run A:
Design parameterized_signed_alu, start of the top module:
module parameterized_signed_alu #(parameter in_data_width=16,out_data_width=16,arith_out_data_width=32)(
input signed [in_data_width-1:0]A,B,
input clk,rst,
input [3:0]alu_fn,
output shift_flag,arith_flag,logic_flag,cmp_flag,carry_out,
output [out_data_width-1:0]shift_out,logic_out,cmp_out,
output signed[arith_out_data_width-1:0] arith_out
);
Size in the first run: about 6500 cells after synthesis, ~43000 um2 of cells after synthesis.
make LEC_CHECK=0 ABC_AREA=1 CAP_MARGIN=20 CORE_MARGIN=2 CORE_UTILIZATION=72 CTS_CLUSTER_DIAMETER=139 CTS_CLUSTER_SIZE=100 PLACE_DENSITY=0.43 SLEW_MARGIN=20 finish   # period 57.6 ns
run.sh (not shown) runs the stock make flow with config.mk's settings and CLKGATE_MAP_FILE=.
Run A: it failed with a tool error in clock tree synthesis (4_1_cts), so there are no final results.
[inputs] run B vs run A
- removing CTS_CLUSTER_SIZE (formerly 100)
- setting TNS_END_PERCENT to 5 for the first time
- removing CTS_CLUSTER_DIAMETER (formerly 139)
- removing PLACE_DENSITY (formerly 0.43)
- setting MAX_ROUTING_LAYER to met4 for the first time
- changing CORE_UTILIZATION from 72 to 66
- removing ABC_AREA (formerly 1)
- changing the clock period (ns, I/O delays scaled along) from 57.6 to 79.2
Findings:
- What ended run B was a tool error in global routing (5_1_grt); the run never finished.
- The total cells reported by yosys after synthesis of run B falls short of that of run A by about 10%.
- Across both runs, share of synthesized area spent on multiplexers was higher for run B than for run A.
- Row count of different cell masters after synthesis: run B higher / run A lower
- Run B vs run A: synthesized cell area up slightly
- Run A -> run B: width of the die increased by a few percent
- Run B ends up with higher post-synthesis chip area from yosys than run A does.
Changes in run C relative to run B:
- CORE_UTILIZATION: 66 -> 65
Run C finished all stages; layout check result: FAIL, due to max-capacitance violations, max-slew violations, negative setup slack.
Number of cells produced by synthesis: run C vs run B, no meaningful difference
Summed standard-cell area reported by yosys came out exactly the same in run B and run C.
Comparing full die area for run B and run C, the bigger number came from run C.
Relative to run C, the following input files were edited for run D:
- clearing MAX_ROUTING_LAYER, which used to be met4
- clearing TNS_END_PERCENT, which used to be 5
- swapping 65 for 23 in CORE_UTILIZATION
- swapping 79.2 for 99.8 in the clock period (ns, I/O delays scaled along)
Results
- The final report for run C shows a completed flow and a layout that fails verification, specifically max-capacitance violations, max-slew violations, negative setup slack.
- Run D completed every stage of the flow, and the final layout passed the timing, design-rule and antenna checks.
- On initial antenna violation count: between run D and run C, it ends up higher for run C.
- Run D: utilization is 62 points lower than what run C reported.
- When the final numbers for run D and run C were put side by side, the number of slew-limit violations in the final report turned out to be smaller in run D.
- Vertical die size was lower in the run labelled run C.
- Higher sequential share of cell area goes to run D over run C.
- Run C has a higher number of logic stages on the critical path including buffering than run D.
- Between run D and run C, the met3 usage is lower for run D.
- Taking run C as the reference point, the standard cell core area of run D rises by 180%.

---

The RTL this note starts from:
==> flow/design.v <==
module decoder(
input [1:0]alu_fn,
output reg arith_enable,cmp_enable,logic_enable,shift_enable
);
always @(*) begin
        arith_enable=0;
        logic_enable=0;
        cmp_enable=0;
        shift_enable=0;
    case (alu_fn)
       2'b00: arith_enable=1;
       2'b01: logic_enable=1;
       2'b10: cmp_enable=1;
       2'b11: shift_enable=1;
    endcase
end
endmodule
module arith_unit#(parameter in_data_width=16,out_data_width=32)(
input signed [in_data_width-1:0]A,B,
input clk,rst,arith_enable,
input [1:0]alu_fn,
output  carry_out,
output reg arith_flag,
output reg signed[out_data_width-1:0]arith_out
);
assign carry_out=arith_out[in_data_width];
always @(posedge clk , negedge rst) begin
    if(!rst)begin
        arith_flag<=0;
        arith_out<=0;
    end
    else if(arith_enable) begin
        arith_flag<=1;
    case (alu_fn)
        2'b00: arith_out<=A + B;
        2'b01: arith_out<=A - B;
        2'b10: arith_out<=A * B;
        2'b11: arith_out<=(B == 0) ? 0 : A / B;
    endcase
    end
    else begin
        arith_flag<=0;
        arith_out<=0;
    end
end
endmodule
module logic_unit#(parameter in_data_width=16,out_data_width=16)(
input signed[in_data_width-1:0]  A,B,
input clk,rst,logic_enable,
input [1:0]alu_fn,
output reg logic_flag,
output reg [out_data_width-1:0]logic_out
);
reg logic_flag_next;
reg [out_data_width-1:0]logic_out_next;
always @(posedge clk , negedge rst) begin
    if(!rst)begin
        logic_out<=0;
        logic_flag<=0;
    end
    else begin
        logic_out<=logic_out_next;
        logic_flag<=logic_flag_next;
    end    
end
always @(*) begin
    if(logic_enable) begin
        logic_flag_next=1;
    case (alu_fn)
        2'b00: logic_out_next= A & B;
        2'b01: logic_out_next= A | B;
        2'b10: logic_out_next=~(A & B);
        2'b11: logic_out_next=~(A | B);
    endcase
    end
    else begin
        logic_flag_next=0;
        logic_out_next=0;
    end
end
endmodule
module cmp_unit#(parameter in_data_width=16,out_data_width=16)(
input [in_data_width-1:0]A,B,
input clk,rst,cmp_enable,
input [1:0]alu_fn,
output reg cmp_flag,
output reg [out_data_width-1:0]cmp_out
);
always @(posedge clk , negedge rst) begin
    if(!rst)begin
        cmp_out<=0;
        cmp_flag<=0;
    end
    else if(cmp_enable) begin
        cmp_flag<=1;
    case (alu_fn)
        2'b00: cmp_out<=0;
        2'b01: cmp_out<=(A==B)?1:0;
        2'b10: cmp_out<=(A>B)?2:0;
        2'b11: cmp_out<=(A<B)?3:0;
    endcase
    end
    else begin
        cmp_out<=0;
        cmp_flag<=0;
    end
end
endmodule
module shift_unit#(parameter in_data_width=16,out_data_width=16)(
input [in_data_width-1:0]A,B,
input clk,rst,shift_enable,
input [1:0]alu_fn,
output reg shift_flag,
output reg [out_data_width-1:0]shift_out
);
always @(posedge clk , negedge rst) begin
    if(!rst)begin
        shift_flag<=0;
        shift_out<=0;
    end
    else if(shift_enable) begin
        shift_flag<=1;
    case (alu_fn)
        2'b00: shift_out<=A>>1;
        2'b01: shift_out<=A<<1;
        2'b10: shift_out<=B>>1;
        2'b11: shift_out<=B<<1;
    endcase
    end
    else begin
        shift_flag<=0;
        shift_out<=0;
    end
end
endmodule
module parameterized_signed_alu #(parameter in_data_width=16,out_data_width=16,arith_out_data_width=32)(
input signed [in_data_width-1:0]A,B,
input clk,rst,
input [3:0]alu_fn,
output shift_flag,arith_flag,logic_flag,cmp_flag,carry_out,
output [out_data_width-1:0]shift_out,logic_out,cmp_out,
output signed[arith_out_data_width-1:0] arith_out
);
wire arith_enable,shift_enable,logic_enable,cmp_enable;
arith_unit dut0(
.A(A),
.B(B),
.clk(clk),
.rst(rst),
.arith_enable(arith_enable),
.alu_fn(alu_fn[1:0]),
.carry_out(carry_out),
.arith_flag(arith_flag),
.arith_out(arith_out)
);
logic_unit dut1(
.A(A),
.B(B),
.clk(clk),
.rst(rst),
.logic_enable(logic_enable),
.alu_fn(alu_fn[1:0]),
.logic_flag(logic_flag),
.logic_out(logic_out)
);
cmp_unit   dut2(
.A(A),
.B(B),
.clk(clk),
.rst(rst),
.cmp_enable(cmp_enable),
.alu_fn(alu_fn[1:0]),
.cmp_flag(cmp_flag),
.cmp_out(cmp_out)
);
shift_unit dut3(
.A(A),
.B(B),
.clk(clk),
.rst(rst),
.shift_enable(shift_enable),
.alu_fn(alu_fn[1:0]),
.shift_flag(shift_flag),
.shift_out(shift_out)
);
decoder dut4(
.alu_fn(alu_fn[3:2]),
.arith_enable(arith_enable),
.cmp_enable(cmp_enable),
.logic_enable(logic_enable),
.shift_enable(shift_enable)
);
endmodule
export LEC_CHECK = 0
export CAP_MARGIN = 20
export CORE_MARGIN = 2
export CORE_UTILIZATION = 58
export SLEW_MARGIN = 20
create_clock -name core_clock -period 79.6 [get_ports {clk}]
Edit:
- CELL_PAD_IN_SITES_GLOBAL_PLACEMENT: unset -> 3
- CORE_UTILIZATION: 58 -> 40
- GPL_ROUTABILITY_DRIVEN: unset -> 0
- clock period: 79.6 -> 85.0 ns (I/O delays scaled with it)
After rerunning:
- global-route usage goes down by 12 points
- design area goes down by 12%
- die size goes up by about 44%
- setup slack gets better by 1.7 ns
- first-iteration DRC count goes down by 41%
- wire length barely changes
- via count goes down by 12%
- sequential share of layout area goes up by 0.39 points
Edit:
- CELL_PAD_IN_SITES_GLOBAL_PLACEMENT: 3 -> unset
- CORE_UTILIZATION: 40 -> 50
- GPL_ROUTABILITY_DRIVEN: 0 -> unset
- clock period: 85.0 -> 72.6 ns (I/O delays scaled with it)
After rerunning: The new run completed and failed the layout checks on setup timing; design area is higher by 27%; wire length is higher by 8.5%; via count is higher by 17%; die size is lower by 20%; core utilization is higher by 29 points; setup slack degrades by 5.5 ns; critical path depth is higher by 18; count of clock-buffer cells in the layout is higher by 3; area after synthesis does not change.
Edit:
- ABC_AREA: unset -> 1
- CORE_UTILIZATION: 50 -> 72
- clock period: 72.6 -> 99.8 ns (I/O delays scaled with it)
=>
- Now the flow went through all stages and came out clean
- utilization came out lower by 0.43 points
- clock-buffer cell count came out lower by 2
- global-route usage came out higher by 0.22 points
- sequential share of layout area came out higher by 1.2 points
- final cell count came out lower by 19%
